==> inputs of job 9883 <==
==> flow/design.v <==
module caesar_cipher (
   input            clk
  ,input            rst_n
  ,input            ptxt_valid  
  ,input            mode  
  ,input            key_shift_dir_1  
  ,input            key_shift_dir_3  
  ,input      [4:0] key_shift_num_1  
  ,input      [4:0] key_shift_num_3  
  ,input      [7:0] ptxt_char
  ,output reg [7:0] ctxt_char
  ,output reg       err_invalid_key_shift_num
  ,output reg       err_invalid_ptxt_char
  ,output reg       ctx_ready
);
  localparam NUL_CHAR = 8'h00;
  localparam UPPERCASE_A_CHAR = 8'h41;
  localparam UPPERCASE_Z_CHAR = 8'h5A;
  localparam LOWERCASE_A_CHAR = 8'h61;
  localparam LOWERCASE_Z_CHAR = 8'h7A;
  wire       ptxt_char_is_uppercase_letter;
  wire       ptxt_char_is_lowercase_letter;
  wire       ptxt_char_is_letter;
  wire	     err_invalid_key_shift_num_wire;
  wire 	     err_invalid_ptxt_char_wire;
  wire  [4:0] key_shift_num_x;  
  reg  [7:0] sub_letter;
  assign err_invalid_key_shift_num_wire = key_shift_num_1 > 26 || key_shift_num_3 > 26 || key_shift_num_1==key_shift_num_3;
  assign ptxt_char_is_uppercase_letter = (ptxt_char >= UPPERCASE_A_CHAR) &&
                                         (ptxt_char <= UPPERCASE_Z_CHAR);
  assign ptxt_char_is_lowercase_letter = (ptxt_char >= LOWERCASE_A_CHAR) &&
                                         (ptxt_char <= LOWERCASE_Z_CHAR);
  assign ptxt_char_is_letter = ptxt_char_is_uppercase_letter ||
                               ptxt_char_is_lowercase_letter;
  assign err_invalid_ptxt_char_wire = !ptxt_char_is_letter;
  assign key_shift_num_x = (key_shift_num_1 + key_shift_num_3) < 27 ?  (key_shift_num_1 + key_shift_num_3) :  (key_shift_num_1 + key_shift_num_3)  -  5'b11011;
  always @ (*)
    if(!mode) begin  
        if(!key_shift_dir_1 && !key_shift_dir_3) begin
            sub_letter = ptxt_char + {3'b000, key_shift_num_1} + {3'b000, key_shift_num_x} + {3'b000, key_shift_num_3};
            if(ptxt_char_is_uppercase_letter && (sub_letter > UPPERCASE_Z_CHAR))begin
                sub_letter -= 8'h1A;
				if(sub_letter > UPPERCASE_Z_CHAR)begin
					sub_letter -= 8'h1A;
					if(sub_letter > UPPERCASE_Z_CHAR)
						sub_letter -= 8'h1A;
						else 
							sub_letter = sub_letter;
				end
				else 
					sub_letter = sub_letter;
			end 
			else sub_letter = sub_letter;
            if(ptxt_char_is_lowercase_letter && (sub_letter > LOWERCASE_Z_CHAR))begin
                sub_letter -= 8'h1A;
				 if(sub_letter > LOWERCASE_Z_CHAR)begin
					sub_letter -= 8'h1A;
					if(sub_letter > LOWERCASE_Z_CHAR)
						sub_letter -= 8'h1A;
					else 
						sub_letter = sub_letter;
				end
				 else 
					sub_letter = sub_letter;
			end
			else
				sub_letter = sub_letter;
        end
        else if(!key_shift_dir_1 && key_shift_dir_3) begin
            sub_letter = ptxt_char + {3'b000, key_shift_num_1} - {3'b000, key_shift_num_x} - {3'b000, key_shift_num_3};
            if(ptxt_char_is_uppercase_letter && (sub_letter > UPPERCASE_Z_CHAR))begin
                sub_letter -= 8'h1A;
                if(sub_letter > UPPERCASE_Z_CHAR)
                    sub_letter -= 8'h1A;
                else
                    sub_letter = sub_letter;
            end
            else if(ptxt_char_is_lowercase_letter && (sub_letter > LOWERCASE_Z_CHAR))begin
                sub_letter -= 8'h1A;
                if(sub_letter > LOWERCASE_Z_CHAR)
                    sub_letter -= 8'h1A;
                else
                    sub_letter = sub_letter;
            end
            else if(ptxt_char_is_uppercase_letter && (sub_letter < UPPERCASE_A_CHAR)) begin
                sub_letter += 8'h1A;
                if(sub_letter < UPPERCASE_A_CHAR)
                    sub_letter += 8'h1A;
                else
                    sub_letter = sub_letter;
            end
            else if(ptxt_char_is_lowercase_letter && (sub_letter < LOWERCASE_A_CHAR))begin
                sub_letter += 8'h1A;
                if(sub_letter < LOWERCASE_A_CHAR)
                    sub_letter += 8'h1A;
                else
                    sub_letter = sub_letter;
			end
			else 
				sub_letter = sub_letter;
        end
        else if(key_shift_dir_1 && !key_shift_dir_3) begin
            sub_letter = ptxt_char - {3'b000, key_shift_num_1} - {3'b000, key_shift_num_x} + {3'b000, key_shift_num_3};
            if(ptxt_char_is_uppercase_letter && (sub_letter > UPPERCASE_Z_CHAR))begin
                sub_letter -= 8'h1A;
                if(sub_letter > UPPERCASE_Z_CHAR)
                    sub_letter -= 8'h1A;
                else
                    sub_letter = sub_letter;
            end
            else if(ptxt_char_is_lowercase_letter && (sub_letter > LOWERCASE_Z_CHAR))begin
                sub_letter -= 8'h1A;
                if(sub_letter > LOWERCASE_Z_CHAR)
                    sub_letter -= 8'h1A;
                else
                    sub_letter = sub_letter;
            end
            else if(ptxt_char_is_uppercase_letter && (sub_letter < UPPERCASE_A_CHAR))begin
                sub_letter += 8'h1A;
                if(sub_letter < UPPERCASE_A_CHAR)
                    sub_letter += 8'h1A;
                else
                    sub_letter = sub_letter;
            end
            else if(ptxt_char_is_lowercase_letter && (sub_letter < LOWERCASE_A_CHAR))begin
                sub_letter += 8'h1A;
                if(sub_letter < LOWERCASE_A_CHAR)
                    sub_letter += 8'h1A;
                else
                    sub_letter = sub_letter;
            end
			else 
				sub_letter = sub_letter;
        end
		else if(key_shift_dir_1 && key_shift_dir_3) begin
            sub_letter = ptxt_char - {3'b000, key_shift_num_1} + {3'b000, key_shift_num_x} - {3'b000, key_shift_num_3};
            if(ptxt_char_is_uppercase_letter && (sub_letter < UPPERCASE_A_CHAR))begin
                sub_letter += 8'h1A;
				 if((sub_letter < UPPERCASE_A_CHAR))
					sub_letter += 8'h1A;
				else
					sub_letter = sub_letter;
			end
			else
				sub_letter = sub_letter;
            if(ptxt_char_is_lowercase_letter && (sub_letter < LOWERCASE_A_CHAR))begin
                sub_letter += 8'h1A;
				  if((sub_letter < LOWERCASE_A_CHAR))
					sub_letter += 8'h1A;
				  else
					sub_letter = sub_letter;
			end
			else
				sub_letter = sub_letter;
        end
		else
			sub_letter = NUL_CHAR;
    end
    else begin  
        if(!key_shift_dir_1 && !key_shift_dir_3) begin
            sub_letter = ptxt_char - {3'b000, key_shift_num_1} - {3'b000, key_shift_num_x} - {3'b000, key_shift_num_3};
            if(ptxt_char_is_uppercase_letter && (sub_letter < UPPERCASE_A_CHAR || sub_letter > 200))begin
                sub_letter += 8'h1A;
				 if(sub_letter < UPPERCASE_A_CHAR  || sub_letter > 200)begin
					sub_letter += 8'h1A;
					if(sub_letter < UPPERCASE_A_CHAR  || sub_letter > 200 )
						sub_letter += 8'h1A;
					else
						sub_letter = sub_letter;
				end
				else
					sub_letter = sub_letter;
			end
			else
				sub_letter = sub_letter;
            if(ptxt_char_is_lowercase_letter && (sub_letter < LOWERCASE_A_CHAR))begin
                sub_letter += 8'h1A;
				if(sub_letter < LOWERCASE_A_CHAR)begin
					sub_letter += 8'h1A;
					if(sub_letter < LOWERCASE_A_CHAR)
						sub_letter += 8'h1A;
					else
						sub_letter = sub_letter;
				end
				else
					sub_letter = sub_letter;
			end
			else
				sub_letter = sub_letter;			
        end
        else if(!key_shift_dir_1 && key_shift_dir_3) begin
            sub_letter = ptxt_char - {3'b000, key_shift_num_1} + {3'b000, key_shift_num_x} + {3'b000, key_shift_num_3};
            if(ptxt_char_is_uppercase_letter && (sub_letter > UPPERCASE_Z_CHAR))begin
                sub_letter -= 8'h1A;
                if(sub_letter > UPPERCASE_Z_CHAR)
                    sub_letter -= 8'h1A;
                else
                    sub_letter = sub_letter;
            end
            else if(ptxt_char_is_lowercase_letter && (sub_letter > LOWERCASE_Z_CHAR))begin
                sub_letter -= 8'h1A;
                if(sub_letter > LOWERCASE_Z_CHAR)
                    sub_letter -= 8'h1A;
                else
                    sub_letter = sub_letter;
            end
            else if(ptxt_char_is_uppercase_letter && (sub_letter < UPPERCASE_A_CHAR))begin
                sub_letter += 8'h1A;
                if(sub_letter < UPPERCASE_A_CHAR)
                    sub_letter += 8'h1A;
                else
                    sub_letter = sub_letter;
            end
            else if(ptxt_char_is_lowercase_letter && (sub_letter < LOWERCASE_A_CHAR))begin
                sub_letter += 8'h1A;
                if(sub_letter < LOWERCASE_A_CHAR)
                    sub_letter += 8'h1A;
                else
                    sub_letter = sub_letter;
            end
			else
				sub_letter = sub_letter;
        end
        else if(key_shift_dir_1 && !key_shift_dir_3) begin
            sub_letter = ptxt_char + {3'b000, key_shift_num_1} + {3'b000, key_shift_num_x} - {3'b000, key_shift_num_3};
            if(ptxt_char_is_uppercase_letter && (sub_letter > UPPERCASE_Z_CHAR))begin
                sub_letter -= 8'h1A;
                if(sub_letter > UPPERCASE_Z_CHAR)
                    sub_letter -= 8'h1A;
                else
                    sub_letter = sub_letter;
            end
            else if(ptxt_char_is_lowercase_letter && (sub_letter > LOWERCASE_Z_CHAR))begin
                sub_letter -= 8'h1A;
                if(sub_letter > LOWERCASE_Z_CHAR)
                    sub_letter -= 8'h1A;
                else
                    sub_letter = sub_letter;
            end
            else if(ptxt_char_is_uppercase_letter && (sub_letter < UPPERCASE_A_CHAR))begin
                sub_letter += 8'h1A;
                if(sub_letter < UPPERCASE_A_CHAR)
                    sub_letter += 8'h1A;
                else
                    sub_letter = sub_letter;
            end
            else if(ptxt_char_is_lowercase_letter && (sub_letter < LOWERCASE_A_CHAR))begin
                sub_letter += 8'h1A;
                if(sub_letter < LOWERCASE_A_CHAR)
                    sub_letter += 8'h1A;
                else
                    sub_letter = sub_letter;
            end
			else
				sub_letter = sub_letter;
        end
        else if(key_shift_dir_1 && key_shift_dir_3) begin
            sub_letter = ptxt_char + {3'b000, key_shift_num_1} - {3'b000, key_shift_num_x} + {3'b000, key_shift_num_3};
             if(ptxt_char_is_uppercase_letter && (sub_letter > UPPERCASE_Z_CHAR))begin
                sub_letter -= 8'h1A;
				if((sub_letter > UPPERCASE_Z_CHAR))
					sub_letter -= 8'h1A;
				else
					sub_letter = sub_letter;
			end
			else
				sub_letter = sub_letter;
            if(ptxt_char_is_lowercase_letter && (sub_letter > LOWERCASE_Z_CHAR))begin
                sub_letter -= 8'h1A;
				 if((sub_letter > LOWERCASE_Z_CHAR))
					sub_letter -= 8'h1A;
				 else
					sub_letter = sub_letter;
			end
			else
				sub_letter = sub_letter;
        end
		else
			sub_letter = NUL_CHAR;
    end
  always @ (posedge clk or negedge rst_n)
    if(!rst_n)begin
      ctx_ready <= 1'b0;
      ctxt_char <= NUL_CHAR;
      err_invalid_key_shift_num <= 1'b0;
	  err_invalid_ptxt_char <=1'b0;
	  end
    else if(err_invalid_ptxt_char_wire || err_invalid_key_shift_num_wire || !ptxt_valid) begin
      ctx_ready <= 1'b0;
      ctxt_char <= NUL_CHAR;
	  err_invalid_key_shift_num <= 1'b1;
	  err_invalid_ptxt_char <=1'b1;
	  end
    else begin
      ctx_ready <= 1'b1;
      ctxt_char <= sub_letter;
	  err_invalid_key_shift_num <= 1'b0;
	  err_invalid_ptxt_char <=1'b0;
	  end
endmodule
==> flow/run.sh <==
#!/bin/bash
# the make line also repeats each setting of config.mk as NAME=value (left out here)
make -C /OpenROAD-flow-scripts/flow DESIGN_CONFIG=/design/flow/config.mk WORK_HOME=/design/flow/orfs CLKGATE_MAP_FILE= finish
==> flow/config.mk <==
export PLATFORM = sky130hd
export DESIGN_NAME = caesar_cipher
export DESIGN_NICKNAME = caesar_cipher
export VERILOG_FILES = /design/flow/design.v
export SDC_FILE = /design/flow/constraint.sdc
export NUM_CORES = 4
export LEC_CHECK = 0
export CAP_MARGIN = 15
export CELL_PAD_IN_SITES_DETAIL_PLACEMENT = 0
export CELL_PAD_IN_SITES_GLOBAL_PLACEMENT = 1
export CORE_ASPECT_RATIO = 1.42
export CORE_MARGIN = 2
export CORE_UTILIZATION = 24
export CTS_CLUSTER_DIAMETER = 389
export GPL_ROUTABILITY_DRIVEN = 1
export GPL_TIMING_DRIVEN = 0
export HOLD_SLACK_MARGIN = 0.13
export MAX_ROUTING_LAYER = met4
export MIN_ROUTING_LAYER = met1
export PLACE_DENSITY_LB_ADDON = 0.22
export SLEW_MARGIN = 20
export TNS_END_PERCENT = 65
==> flow/constraint.sdc <==
create_clock -name core_clock -period 7.77 [get_ports {clk}]
set_input_delay 1.5540 -clock core_clock [delete_from_list [all_inputs] [get_ports {clk}]]
set_output_delay 1.5540 -clock core_clock [all_outputs]
set_load 0.01 [all_outputs]
==> inputs of job 2799, as changes to job 9883 <==
CAP_MARGIN = 20   (was 15)
CELL_PAD_IN_SITES_DETAIL_PLACEMENT = not set   (was 0)
CELL_PAD_IN_SITES_GLOBAL_PLACEMENT = not set   (was 1)
CORE_ASPECT_RATIO = not set   (was 1.42)
CORE_UTILIZATION = 68   (was 24)
CTS_CLUSTER_DIAMETER = not set   (was 389)
GPL_ROUTABILITY_DRIVEN = not set   (was 1)
GPL_TIMING_DRIVEN = not set   (was 0)
HOLD_SLACK_MARGIN = not set   (was 0.13)
MAX_ROUTING_LAYER = not set   (was met4)
MIN_ROUTING_LAYER = not set   (was met1)
PLACE_DENSITY_LB_ADDON = not set   (was 0.22)
TNS_END_PERCENT = 5   (was 65)
==> flow/constraint.sdc (replaced) <==
create_clock -name core_clock -period 10.7 [get_ports {clk}]
set_input_delay 2.1400 -clock core_clock [delete_from_list [all_inputs] [get_ports {clk}]]
set_output_delay 2.1400 -clock core_clock [all_outputs]
set_load 0.01 [all_outputs]
==> inputs of job 9414, as changes to job 9883 <==
CELL_PAD_IN_SITES_GLOBAL_PLACEMENT = 0   (was 1)
CORE_ASPECT_RATIO = not set   (was 1.42)
CORE_UTILIZATION = 70   (was 24)
CTS_CLUSTER_DIAMETER = 363   (was 389)
CTS_CLUSTER_SIZE = 37   (was not set)
GPL_ROUTABILITY_DRIVEN = not set   (was 1)
GPL_TIMING_DRIVEN = 1   (was 0)
HOLD_SLACK_MARGIN = not set   (was 0.13)
MAX_ROUTING_LAYER = not set   (was met4)
PLACE_DENSITY_LB_ADDON = not set   (was 0.22)
==> flow/constraint.sdc (replaced) <==
create_clock -name core_clock -period 13.7 [get_ports {clk}]
set_input_delay 2.7400 -clock core_clock [delete_from_list [all_inputs] [get_ports {clk}]]
set_output_delay 2.7400 -clock core_clock [all_outputs]
set_load 0.01 [all_outputs]
==> inputs of job 7687, as changes to job 9883 <==
CELL_PAD_IN_SITES_GLOBAL_PLACEMENT = 0   (was 1)
CORE_ASPECT_RATIO = not set   (was 1.42)
CORE_UTILIZATION = 57   (was 24)
GPL_ROUTABILITY_DRIVEN = not set   (was 1)
GPL_TIMING_DRIVEN = 1   (was 0)
HOLD_SLACK_MARGIN = not set   (was 0.13)
MAX_ROUTING_LAYER = not set   (was met4)
PLACE_DENSITY_LB_ADDON = 0.1   (was 0.22)
==> flow/constraint.sdc (replaced) <==
create_clock -name core_clock -period 10.7 [get_ports {clk}]
set_input_delay 2.1400 -clock core_clock [delete_from_list [all_inputs] [get_ports {clk}]]
set_output_delay 2.1400 -clock core_clock [all_outputs]
set_load 0.01 [all_outputs]
==> results.txt <==
The full implementation flow was run.

After layout, the worst setup slack is -2.687 ns. The flow ran to the end, but the layout failed its checks.

The checks that failed: setup timing. The number of setup violations in the final report stands at 7.
The numbers above come from job 9883.

==> results.txt <==
Results of the flow run.

Per the post-synthesis stats, the area per cell is 6.859 µm². The post-synthesis share of cell area spent on full adders, half adders and majority gates stands at 0.1550. Per the synth stats, the flop cell with the highest instance count is sky130_fd_sc_hd__dfrtp_1. The tool reported: "[ERROR GRT-0232] Routing congestion too high. Check the congestion heatmap in the GUI". The run stopped with a tool error. The pre-CTS setup slack stands at -0.8918 ns. The summed standard-cell area reported by yosys stands at ~16,000 µm². Per the run summary, the flow got no further than global routing.
The numbers above come from job 2799.

==> results.txt <==
The full implementation flow was run.

The flow ran to the end, but the layout failed its checks. For this run, the final setup violation count is recorded as 3. The layout checks failed on setup timing. The final worst setup slack stands at -0.06471 ns.
The numbers above come from job 7687.

==> results.txt <==
The full implementation flow was run.

The flow ran to the end and the layout has no timing, DRC or antenna violations. The critical path in this run is classified as in2reg. The met3 usage stands at 0.07005. Ranked by instance count, the synthesized netlist is headed by sky130_fd_sc_hd__nor2_1 (228), sky130_fd_sc_hd__nand2_1 (225), sky130_fd_sc_hd__a21oi_1 (174). The number of buffers inserted for hold repair after clock tree synthesis stands at 0. The final worst setup slack stands at 0.5311 ns. From the final report, the count of setup violators was given as 0.
The numbers above come from job 9414.

